== zinc ==
Design gioco, start of the top module:
module gioco(
	i_ani_stb,														 
	i_clk,															 
	i_rst,															 
	i_animate,														 
	i_dx, 															 
	i_sx,																 
	i_start,															 
	o_x1_pal, o_x2_pal,											 
	o_y1_pal, o_y2_pal,
	o_x1_nav, o_x2_nav,											 
	o_y1_nav, o_y2_nav,
	bri1,bri2,bri3,bri4,bri5,bri6,bri7,bri8,bri9,bri10, 
	ok, ko,															 
	ff_life															 
);
clock: 16.8 ns
lec_check: 0
cap_margin: 35
core_margin: 2
core_utilization: 72
cts_cluster_diameter: 48
cts_cluster_size: 21
min_routing_layer: met1
place_density: 0.65
slew_margin: 20
tns_end_percent: 5
run.sh (not shown) runs the stock make flow with config.mk's settings and CLKGATE_MAP_FILE=.
Status: zinc FAILED at global routing (5_1_grt) (tool error)
Input changes introduced in juniper (baseline for comparison: zinc):
Settings: PLACE_DENSITY: 0.65 -> 0.6; CORE_UTILIZATION: 72 -> 67; the clock period (ns, I/O delays scaled along): 16.8 -> 16.2.
--- outcome ---
STATUS run=juniper STAGES=ALL_DONE FINAL_CHECKS=FAILED CAUSE=setup timing
Going from zinc to juniper, starting density of the core went down 5.3 points; area after detailed placement increased 2.0%.
Between zinc and juniper, the flow reports floorplan die width increasing by a few percent.
Re number of H-tree branching levels: no difference whatsoever between zinc and juniper.
Async set-or-reset flop fraction in the synthesized netlist: zinc vs juniper, no meaningful difference
juniper vs zinc — number of placed cells counting well taps climbed by a few percent
As far as summed standard-cell area reported by yosys is concerned, zinc and juniper perform about the same.
Relative to juniper, the following input files were edited for xenon:
Settings: PLACE_DENSITY: 0.6 -> unset; TNS_END_PERCENT: 5 -> unset; CORE_UTILIZATION: 67 -> 72; CORE_ASPECT_RATIO: unset -> 0.72; CTS_CLUSTER_DIAMETER: 48 -> unset; the clock period (ns, I/O delays scaled along): 16.2 -> 10.0.
==> comparison <==
Status: xenon FAILED at detailed placement (3_5_place_dp) (tool error). xenon -> juniper: proportion of register bits with asynchronous set or reset after synthesis delta 0, exact match. xenon against juniper: post-synthesis mux area share now sits at about the same level, synthesized netlist net count now sits at about the same level, number of placement rows now sits lower, average instance area after synthesis now sits at about the same level. Diff juniper -> xenon: floorplan die area lower, horizontal die dimension rose about 13%, height of the chip fell by 26 µm.
Changes in yarrow relative to xenon:
Settings: CORE_UTILIZATION now 28, was 72; PLACE_DENSITY_LB_ADDON now 0.1, previously not set; ABC_AREA now 1, previously not set; CTS_CLUSTER_DIAMETER now 238, previously not set; CORE_ASPECT_RATIO no longer set, was 0.72; the clock period (ns, I/O delays scaled along) now 15.2, was 10.0.
==> comparison <==
- Diff xenon -> yarrow | synthesized chip area reported by yosys | up by a few percent
- Re sequential fraction of the synthesis area: yarrow and xenon aren't equal, and the higher value belongs to xenon.
- The remaining runs in xenon and yarrow completed every stage, whereas xenon halted early.
- No final results exist for xenon, since it was stopped by error DPL-0038 during detailed placement (3_5_place_dp).
- yarrow — multiplexer area fraction after synthesis 2.5 points lower, xenon as reference
- Max synthesized area across yarrow and xenon: yarrow
- Going from xenon to yarrow, post-synthesis xor/xnor area fraction decreased by 5.6 points relative to the old numbers, horizontal extent of the die climbed 39%, adder-cell share of the synthesized area went down, post-synthesis cell count from yosys now sits higher.
- Of yarrow and xenon, the run reporting the lower synthesized cell count was xenon.

* * *

the previous run:
gioco again, from the RTL that the note above started with.
// gioco
module gioco(
	i_ani_stb,														 
	i_clk,															 
	i_rst,															 
	i_animate,														 
	i_dx, 															 
	i_sx,																 
	i_start,															 
	o_x1_pal, o_x2_pal,											 
	o_y1_pal, o_y2_pal,
	o_x1_nav, o_x2_nav,											 
	o_y1_nav, o_y2_nav,
	bri1,bri2,bri3,bri4,bri5,bri6,bri7,bri8,bri9,bri10, 
	ok, ko,															 
	ff_life															 
);
input i_ani_stb, i_clk, i_rst, i_animate, i_dx, i_sx, i_start;
output [9:0] o_x1_pal, o_x2_pal, o_y1_pal, o_y2_pal, o_x1_nav, o_x2_nav, o_y1_nav, o_y2_nav;
output reg bri1,bri2,bri3,bri4,bri5,bri6,bri7,bri8,bri9,bri10;
output reg ok,ko;												
output [1:0] ff_life;
wire ff_bri1, ff_bri2, ff_bri3, ff_bri4,ff_bri5, ff_bri6, ff_bri7, ff_bri8,ff_bri9, ff_bri10;
wire [9:0] ff_x_nav,ff_y_nav,ff_x_pal,ff_y_pal;	
wire ff_x_dirpal,ff_y_dirpal;							
wire [3:0] ff_brick;
wire [1:0] ff_red1,ff_red2,ff_red3,ff_red4;
wire [1:0] ff_blue5,ff_blue6,ff_blue7;
parameter H_SIZE_BRI = 10'd 32;					 
parameter L_SIZE_BRI = 10'd 10; 					 
parameter H_SIZE_NAV = 10'd 32; 					 
parameter L_SIZE_NAV = 10'd 3;  					 
parameter IX_NAV = 10'd 320;						 
parameter IY_NAV = 10'd 470;						 
parameter D_WIDTH = 10'd 640; 				 	 
parameter D_HEIGHT = 10'd 480;					 
  ...
Settings: LEC_CHECK=0, ABC_AREA=1, CAP_MARGIN=20, CORE_MARGIN=2, CORE_UTILIZATION=72, CTS_CLUSTER_DIAMETER=349, CTS_CLUSTER_SIZE=21, GPL_ROUTABILITY_DRIVEN=0, PLACE_DENSITY_LB_ADDON=0.02, SLEW_MARGIN=25; clock period 10.9 ns.
Status(the previous run) = ERROR, stage = 3_5_place_dp
## Diff of input files: the current run against the previous run
Settings: CTS_CLUSTER_SIZE now 99, was 21; TNS_END_PERCENT now 10, previously not set; CTS_CLUSTER_DIAMETER now 366, was 349; PLACE_DENSITY_LB_ADDON no longer set, was 0.02; PLACE_DENSITY now 0.42, previously not set; SLEW_MARGIN now 20, was 25; the clock period (ns, I/O delays scaled along) now 13.0, was 10.9.
Findings:
- Status: count of input and output buffers parity (the current run, the previous run)
- Area after synthesis: the current run vs the previous run identical
- Tool error DPL-0038 stopped the current run during 4_1_cts; no final results.
- Pre-placement core utilization: the current run vs the previous run — no meaningful difference
- As far as average size of a mapped cell goes, the previous run and the current run are indistinguishable; the numbers are identical.
- Status: number of primary I/O pins parity (the current run, the previous run)
- Height of the die: the current run vs the previous run identical
- The current run vs. the previous run: area of the die did not really move, core footprint comparable, synthesized cell count neither gained nor lost much.
- The current run vs. the previous run: net count after synthesis closely matched the old numbers; fraction of synthesized cell area in xor and xnor cells saw little to no change.

* * *

Starting RTL as in the previous note.
clock: 24.0 ns
lec_check: 0
cap_margin: 20
core_aspect_ratio: 1.36
core_margin: 5
core_utilization: 64
hold_slack_margin: 0.26
place_density: 0.37
slew_margin: 20
The first run completed with no timing, DRC or antenna violations.
Change:
==> flow/config.mk (replaced) <==
export PLATFORM = sky130hd
export DESIGN_NAME = gioco
export DESIGN_NICKNAME = gioco
export VERILOG_FILES = /design/flow/design.v
export SDC_FILE = /design/flow/constraint.sdc
export NUM_CORES = 4
export LEC_CHECK = 0
export ABC_AREA = 1
export CAP_MARGIN = 20
export CELL_PAD_IN_SITES_DETAIL_PLACEMENT = 1
export CELL_PAD_IN_SITES_GLOBAL_PLACEMENT = 0
export CORE_MARGIN = 9
export CORE_UTILIZATION = 68
export CTS_CLUSTER_SIZE = 70
export GPL_ROUTABILITY_DRIVEN = 1
export GPL_TIMING_DRIVEN = 0
export MIN_ROUTING_LAYER = met2
export SETUP_SLACK_MARGIN = -1.27
export SLEW_MARGIN = 25
Now the flow failed in detailed placement; die size is higher by 10%; area after synthesis goes up by about 6%; synthesized cell count grows by 31%.
Change:
==> flow/config.mk (replaced) <==
export PLATFORM = sky130hd
export DESIGN_NAME = gioco
export DESIGN_NICKNAME = gioco
export VERILOG_FILES = /design/flow/design.v
export SDC_FILE = /design/flow/constraint.sdc
export NUM_CORES = 4
export LEC_CHECK = 0
export CAP_MARGIN = 20
export CORE_ASPECT_RATIO = 0.5
export CORE_MARGIN = 2
export CORE_UTILIZATION = 65
export SLEW_MARGIN = 20
What happened: With this change the flow went through all stages and came out clean; area after synthesis is lower by 5.7%; die area is lower by about 17%; synthesized cell count is lower by 23%.
Change:
--- a/flow/config.mk
+++ b/flow/config.mk
@@ -7,6 +7,8 @@
 export LEC_CHECK = 0
 export CAP_MARGIN = 20
-export CORE_ASPECT_RATIO = 0.5
 export CORE_MARGIN = 2
-export CORE_UTILIZATION = 65
+export CORE_UTILIZATION = 40
+export CTS_CLUSTER_DIAMETER = 386
+export CTS_CLUSTER_SIZE = 98
 export SLEW_MARGIN = 20
+export TNS_END_PERCENT = 15
Final area came out higher by about 2%; sequential share of layout area goes down by 0.20 points; combinational power stays flat; worst setup slack is better by 0.35 ns; routed wire length came out higher by 7.0%; clock skew barely changes; utilization drops by 28 points.

* * *

gioco again, from the RTL that the note above started with.
clock: 20.3 ns
lec_check: 0
cap_margin: 20
core_margin: 2
core_utilization: 67
cts_cluster_diameter: 366
place_density: 0.42
slew_margin: 20
Next try:
CORE_UTILIZATION = 68   (was 67)
CTS_CLUSTER_DIAMETER = not set   (was 366)
CTS_CLUSTER_SIZE = 40   (was not set)
PLACE_DENSITY = not set   (was 0.42)
clock period = 16.9 ns   (was 20.3 ns; I/O delays follow)
Effect: The new run finished with setup timing left; final area is higher by 8.9%; power increases by 23%; via count rose by 2.5%; routed wire length climbs by 4.0%; global-route usage decreases by 0.24 points; first-iteration DRC count hardly moves; clock skew stays flat; sequential power climbs by 19%.
Next try:
CORE_UTILIZATION = 32   (was 68)
CTS_CLUSTER_SIZE = not set   (was 40)
clock period = 21.6 ns   (was 16.9 ns; I/O delays follow)
The changed run went through all stages and came out clean.
Wire length increases by 1.9%.
Power falls by 25%.
Sequential power decreases by 21%.
Next try:
CORE_UTILIZATION = 58   (was 32)
clock period = 12.0 ns   (was 21.6 ns; I/O delays follow)
What happened: The new run produced a layout that fails on setup timing; maximum frequency came out higher by 20%; global-route usage is higher by 25 points; cell count came out higher by 9.6%; total power is higher by 110%; final area is higher by 27%; utilization is higher by 48 points; worst setup slack gets worse by 6.2 ns; via count went up by 23%; clock skew went down by 0.0034 ns.
Next try:
CORE_UTILIZATION = 68   (was 58)
CTS_CLUSTER_SIZE = 36   (was not set)
clock period = 16.2 ns   (was 12.0 ns; I/O delays follow)
The new run finished but fails on setup timing.
Cell count decreases by about a fifth.
Global-route usage increases by 0.31 points.
Register-to-register slack improves by 4.4 ns.
Final area decreases by about a fifth.
Area after synthesis does not change.
Next try:
CORE_UTILIZATION = 72   (was 68)
CTS_CLUSTER_SIZE = 35   (was 36)
PLACE_DENSITY_LB_ADDON = 0.28   (was not set)
SLEW_MARGIN = 35   (was 20)
- The changed run stopped in global routing (5_1_grt) on GRT-0232
- synthesized area stays the same
- synthesized cell count does not change
- die size fell by a few percent

* * *

gioco again, from the RTL that the note above started with.
clock: 11.9 ns
lec_check: 0
abc_area: 1
cap_margin: 15
core_margin: 2
core_utilization: 72
cts_cluster_diameter: 398
cts_cluster_size: 96
setup_slack_margin: -0.63
slew_margin: 20
The first run never finished: it broke off in 3_5_place_dp.
Edit:
Settings changed: CAP_MARGIN 15 to 20, PLACE_DENSITY set to 0.36, SETUP_SLACK_MARGIN -0.63 to unset, TNS_END_PERCENT set to 15.
After rerunning:
- The new run stopped in 3_5_place_dp, error DPL-0033
- synthesized cell count does not change
- die area does not change
- area after synthesis does not change
Edit:
Settings changed: ABC_AREA 1 to unset, CORE_UTILIZATION 72 to 68, CTS_CLUSTER_DIAMETER 398 to unset, CTS_CLUSTER_SIZE 96 to 35, PLACE_DENSITY 0.36 to unset, TNS_END_PERCENT 15 to unset.
Clock period 11.9 ns to 16.2 ns, I/O delays scaled along.
Outcome: The new run completed, yet does not pass: setup timing; synthesized area came out lower by 5.7%; die area hardly moves; synthesized cell count came out lower by about 23%.
Edit:
Settings changed: CORE_UTILIZATION 68 to 58, CTS_CLUSTER_SIZE 35 to unset.
Clock period 16.2 ns to 14.8 ns, I/O delays scaled along.
Outcome:
- The changed run completed, yet does not pass: setup timing
- combinational power rose by about a fifth
- wire length rose by a few percent
- cell count rose by roughly a tenth
- hold slack is worse by 0.014 ns
- die area rose by about a fifth
- clock power rose slightly
- clock skew fell by 0.0089 ns
- global-route usage fell by 5.3 points
- design area rose by roughly a tenth
- power rose by roughly a tenth
- via count rose slightly
Edit:
Settings changed: ABC_AREA set to 1, CORE_UTILIZATION 58 to 68, CTS_CLUSTER_DIAMETER set to 121, CTS_CLUSTER_SIZE set to 40.
What happened: With this change the flow died in 5_1_grt on GRT-0232. Die area decreases by 9.3%. Synthesized cell count increases by 31%. Area after synthesis increases by 6.1%.

* * *

Starting RTL as in the previous note.
Settings: LEC_CHECK=0, ABC_AREA=1, CAP_MARGIN=20, CELL_PAD_IN_SITES_DETAIL_PLACEMENT=1, CORE_ASPECT_RATIO=1.36, CORE_MARGIN=6, CORE_UTILIZATION=35, GPL_TIMING_DRIVEN=0, HOLD_SLACK_MARGIN=-0.1, MIN_ROUTING_LAYER=met1, PLACE_DENSITY=0.92, SETUP_SLACK_MARGIN=0.7, SLEW_MARGIN=10; clock period 13.2 ns.
The baseline died in global routing with GRT-0116.
Rerun with:
- ABC_AREA: 1 -> not set
- CELL_PAD_IN_SITES_DETAIL_PLACEMENT: 1 -> not set
- CORE_ASPECT_RATIO: 1.36 -> not set
- CORE_MARGIN: 6 -> 2
- CORE_UTILIZATION: 35 -> 40
- GPL_TIMING_DRIVEN: 0 -> not set
- HOLD_SLACK_MARGIN: -0.1 -> not set
- MIN_ROUTING_LAYER: met1 -> not set
- PLACE_DENSITY: 0.92 -> not set
- SETUP_SLACK_MARGIN: 0.7 -> not set
- SLEW_MARGIN: 10 -> 20
- clock period: 13.2 -> 21.6 ns (I/O delays scaled with it)
After rerunning: Now the flow went through all stages and came out clean. Die area came out lower by 23%. Synthesized area came out lower by 5.7%. Synthesized cell count came out lower by 23%.
Rerun with:
- CORE_UTILIZATION: 40 -> 72
- MIN_ROUTING_LAYER: not set -> met2
- clock period: 21.6 -> 24.0 ns (I/O delays scaled with it)
This time the run ended with an error in global routing, error GRT-0116.
Die size decreases by 44%.
Synthesized cell count stays the same.
Synthesized area does not change.
Rerun with:
- CELL_PAD_IN_SITES_GLOBAL_PLACEMENT: not set -> 3
- CORE_UTILIZATION: 72 -> 40
- CTS_CLUSTER_DIAMETER: not set -> 188
- CTS_CLUSTER_SIZE: not set -> 100
- MIN_ROUTING_LAYER: met2 -> not set
Result: The new run completed with no timing, DRC or antenna violations. Synthesized cell count is unchanged. Die size climbs by 77%. Area after synthesis stays the same.
Rerun with:
- CELL_PAD_IN_SITES_GLOBAL_PLACEMENT: 3 -> not set
- CORE_UTILIZATION: 40 -> 9
- CTS_CLUSTER_DIAMETER: 188 -> not set
- CTS_CLUSTER_SIZE: 100 -> not set
- clock period: 24.0 -> 30.7 ns (I/O delays scaled with it)
Result: The changed run passed the timing, design-rule and antenna checks. Final cell count went up by 63%. Setup slack gets better by 6.2 ns. Sequential cell count does not change.

* * *

Starting RTL as in the previous note.
clock: 17.1 ns
lec_check: 0
cap_margin: 35
core_margin: 2
core_utilization: 72
cts_cluster_diameter: 48
cts_cluster_size: 21
min_routing_layer: met1
place_density: 0.65
slew_margin: 20
tns_end_percent: 5
The first run died in global routing (ODB-0269).
==> next run, changes <==
--- a/flow/config.mk
+++ b/flow/config.mk
@@ -7,10 +7,10 @@
 export LEC_CHECK = 0
+export ABC_AREA = 1
 export CAP_MARGIN = 35
 export CORE_MARGIN = 2
-export CORE_UTILIZATION = 72
-export CTS_CLUSTER_DIAMETER = 48
+export CORE_UTILIZATION = 58
+export CTS_CLUSTER_DIAMETER = 49
 export CTS_CLUSTER_SIZE = 21
 export MIN_ROUTING_LAYER = met1
-export PLACE_DENSITY = 0.65
+export PLACE_DENSITY_LB_ADDON = 0.1
 export SLEW_MARGIN = 20
-export TNS_END_PERCENT = 5
==> flow/constraint.sdc (replaced) <==
create_clock -name core_clock -period 15.2 [get_ports {i_clk}]
set_input_delay 3.0400 -clock core_clock [delete_from_list [all_inputs] [get_ports {i_clk}]]
set_output_delay 3.0400 -clock core_clock [all_outputs]
set_load 0.01 [all_outputs]
With this change the flow completed, yet does not pass: negative setup slack.
Synthesized area went up by 6.1%.
Die area grows by 31%.
Synthesized cell count came out higher by 31%.
==> next run, changes <==
--- a/flow/config.mk
+++ b/flow/config.mk
@@ -10,7 +10,7 @@
 export CORE_MARGIN = 2
-export CORE_UTILIZATION = 58
+export CORE_UTILIZATION = 72
 export CTS_CLUSTER_DIAMETER = 49
-export CTS_CLUSTER_SIZE = 21
+export CTS_CLUSTER_SIZE = 73
 export MIN_ROUTING_LAYER = met1
-export PLACE_DENSITY_LB_ADDON = 0.1
+export PLACE_DENSITY = 0.64
 export SLEW_MARGIN = 20
==> flow/constraint.sdc (replaced) <==
create_clock -name core_clock -period 16.5 [get_ports {i_clk}]
set_input_delay 3.3000 -clock core_clock [delete_from_list [all_inputs] [get_ports {i_clk}]]
set_output_delay 3.3000 -clock core_clock [all_outputs]
set_load 0.01 [all_outputs]
What happened: With this change the flow died in global routing. Die size fell by 19%. Area after synthesis is unchanged. Synthesized cell count is unchanged.
==> next run, changes <==
==> flow/config.mk (replaced) <==
export PLATFORM = sky130hd
export DESIGN_NAME = gioco
export DESIGN_NICKNAME = gioco
export VERILOG_FILES = /design/flow/design.v
export SDC_FILE = /design/flow/constraint.sdc
export NUM_CORES = 4
export LEC_CHECK = 0
export CAP_MARGIN = 20
export CORE_MARGIN = 2
export CORE_UTILIZATION = 40
export SLEW_MARGIN = 20
==> flow/constraint.sdc (replaced) <==
create_clock -name core_clock -period 24.0 [get_ports {i_clk}]
set_input_delay 4.8000 -clock core_clock [delete_from_list [all_inputs] [get_ports {i_clk}]]
set_output_delay 4.8000 -clock core_clock [all_outputs]
set_load 0.01 [all_outputs]
- With this change the flow went through all stages and came out clean
- die size goes up by 68%
- synthesized area goes down by 5.7%
- synthesized cell count goes down by 23%
No activity file was given, so power comes from the tool's default toggle rates.
